==> inputs of job 5034 <==
==> flow/design.v (excerpt) <==
 module radar(  input clk, input rst, input echo, input [1:0] boton_cambiar_grados, output done, output trigger,
 output [15:0] distance, output PWM, input ultra);
==> flow/config.mk <==
export PLATFORM = sky130hd
export DESIGN_NAME = radar
export DESIGN_NICKNAME = radar
export VERILOG_FILES = /design/flow/design.v
export SDC_FILE = /design/flow/constraint.sdc
export NUM_CORES = 4
export LEC_CHECK = 0
export ABC_AREA = 1
export CAP_MARGIN = 20
export CELL_PAD_IN_SITES_GLOBAL_PLACEMENT = 0
export CORE_ASPECT_RATIO = 0.5
export CORE_MARGIN = 2
export CORE_UTILIZATION = 64
export CTS_CLUSTER_DIAMETER = 209
export GPL_ROUTABILITY_DRIVEN = 0
export PLACE_DENSITY_LB_ADDON = 0.01
export SETUP_SLACK_MARGIN = 5.0
export SLEW_MARGIN = 20
export TNS_END_PERCENT = 25
==> flow/constraint.sdc <==
create_clock -name core_clock -period 19.3 [get_ports {clk}]
set_input_delay 3.8600 -clock core_clock [delete_from_list [all_inputs] [get_ports {clk}]]
set_output_delay 3.8600 -clock core_clock [all_outputs]
set_load 0.01 [all_outputs]
run.sh (not shown) runs the stock make flow with config.mk's settings and CLKGATE_MAP_FILE=.
==> job 7399: changes against job 5034 <==
CELL_PAD_IN_SITES_GLOBAL_PLACEMENT = not set   (was 0)
CORE_ASPECT_RATIO = not set   (was 0.5)
CORE_UTILIZATION = 69   (was 64)
CTS_CLUSTER_DIAMETER = not set   (was 209)
GPL_ROUTABILITY_DRIVEN = not set   (was 0)
PLACE_DENSITY_LB_ADDON = not set   (was 0.01)
SETUP_SLACK_MARGIN = not set   (was 5.0)
TNS_END_PERCENT = not set   (was 25)
==> flow/constraint.sdc (replaced) <==
create_clock -name core_clock -period 12.0 [get_ports {clk}]
set_input_delay 2.4000 -clock core_clock [delete_from_list [all_inputs] [get_ports {clk}]]
set_output_delay 2.4000 -clock core_clock [all_outputs]
set_load 0.01 [all_outputs]
==> comparison <==
- Job 5034 finished clean. Job 7399 failed in 4_1_cts.
- Die area: job 5034 is higher than job 7399 (7.9%).
- Synthesized cell count is the same in job 5034 and job 7399.
- Synthesized area is the same in job 5034 and job 7399.
==> figures <==
Outcome: job 7399 did not finish; job 5034 finished clean
Failing step: job 7399 4_1_cts; job 5034 -
Die outline area: job 7399 33700 um2; job 5034 36300 um2
Area share of fa/ha/maj cells after synthesis: job 7399 0.104; job 5034 0.104
Worst slack, placed: job 7399 -4.08 ns; job 5034 0.174 ns
Cell count after placement: job 7399 4934; job 5034 4180
Die W: job 7399 183 um; job 5034 268 um
Yosys warning tally: job 7399 2; job 5034 2
Fraction of the core area occupied by cells at floorplan: job 7399 0.703; job 5034 0.647
Area after DPL: job 7399 30100 um2; job 5034 22500 um2
Core box area: job 7399 31600 um2; job 5034 34400 um2
Die height: job 7399 183 um; job 5034 136 um
Number of core rows: job 7399 65; job 5034 48
DPL Wire Length: job 7399 78700 um; job 5034 47800 um

==> job 5019: inputs <==
radar again, from the RTL that the note above started with.
==> flow/config.mk <==
export PLATFORM = sky130hd
export DESIGN_NAME = radar
export DESIGN_NICKNAME = radar
export VERILOG_FILES = /design/flow/design.v
export SDC_FILE = /design/flow/constraint.sdc
export NUM_CORES = 4
export LEC_CHECK = 0
export ABC_AREA = 1
export CAP_MARGIN = 20
export CORE_MARGIN = 2
export CORE_UTILIZATION = 72
export PLACE_DENSITY = 0.36
export SLEW_MARGIN = 20
export TNS_END_PERCENT = 15
==> flow/constraint.sdc <==
create_clock -name core_clock -period 16.8 [get_ports {clk}]
set_input_delay 3.3600 -clock core_clock [delete_from_list [all_inputs] [get_ports {clk}]]
set_output_delay 3.3600 -clock core_clock [all_outputs]
set_load 0.01 [all_outputs]
==> job 9924 (differences from job 5019) <==
- ABC_AREA: 1 -> 0
- CELL_PAD_IN_SITES_GLOBAL_PLACEMENT: unset -> 1
- CORE_ASPECT_RATIO: unset -> 1.6
- CORE_UTILIZATION: 72 -> 40
- CTS_CLUSTER_DIAMETER: unset -> 179
- GPL_ROUTABILITY_DRIVEN: unset -> 0
- PLACE_DENSITY: 0.36 -> unset
- TNS_END_PERCENT: 15 -> unset
==> flow/constraint.sdc (replaced) <==
create_clock -name core_clock -period 25.0 [get_ports {clk}]
set_input_delay 5.0000 -clock core_clock [delete_from_list [all_inputs] [get_ports {clk}]]
set_output_delay 5.0000 -clock core_clock [all_outputs]
set_load 0.01 [all_outputs]
==> job 3751 (differences from job 5019) <==
- CELL_PAD_IN_SITES_GLOBAL_PLACEMENT: unset -> 0
- CORE_ASPECT_RATIO: unset -> 0.88
- CTS_CLUSTER_DIAMETER: unset -> 393
- GPL_ROUTABILITY_DRIVEN: unset -> 0
- PLACE_DENSITY: 0.36 -> unset
- PLACE_DENSITY_LB_ADDON: unset -> 0.01
- TNS_END_PERCENT: 15 -> 25
==> flow/constraint.sdc (replaced) <==
create_clock -name core_clock -period 15.5 [get_ports {clk}]
set_input_delay 3.1000 -clock core_clock [delete_from_list [all_inputs] [get_ports {clk}]]
set_output_delay 3.1000 -clock core_clock [all_outputs]
set_load 0.01 [all_outputs]
==> metrics.log <==
[report] implementation figures
INFO  metric placed_cells = 3310
INFO  metric setup-tns-final = 0 ns
INFO  metric r2r-start = ultrasonido2.countEcho[18]$_SDFF_PP0_
INFO  metric syn_inst = 2725
INFO  metric tapCellCount = 636
INFO  metric whs_endpoint = ultrasonido2.distance[11]$_SDFFE_PP0P_
INFO  metric insertion_delay = 0.42 ns
INFO  metric result_of_the_run = no timing/DRC/antenna violations
INFO  metric cp.arrival = 23.67 ns
INFO  metric route.met2.wl = 41080 um
INFO  metric placement.cell_area = 0.02111 mm^2
INFO  metric worst_min_path_class = register to register
That was job 9924.
==> metrics.log <==
[report] implementation figures
INFO  metric worst_min_path_class = register to register
INFO  metric setup-tns-final = 0 ns
INFO  metric route.met2.wl = 32040 um
INFO  metric placement.cell_area = 0.02271 mm^2
INFO  metric tapCellCount = 396
INFO  metric result_of_the_run = no timing/DRC/antenna violations
That was job 5019.
==> metrics.log <==
[flow] summary of implementation run
INFO  metric placed_cells = 4226
INFO  metric chip_area_from_the_yosys_synthesis_statistics = 0.02223 mm^2
INFO  metric syn_inst = 3731
INFO  metric placement.cell_area = 0.02334 mm^2
INFO  metric result_of_the_run = did not finish
INFO  metric error_line = [ERROR GRT-0232] Routing congestion too high. Check the congestion heatmap in the GUI.
INFO  metric haltStage = global routing
That was job 3751.
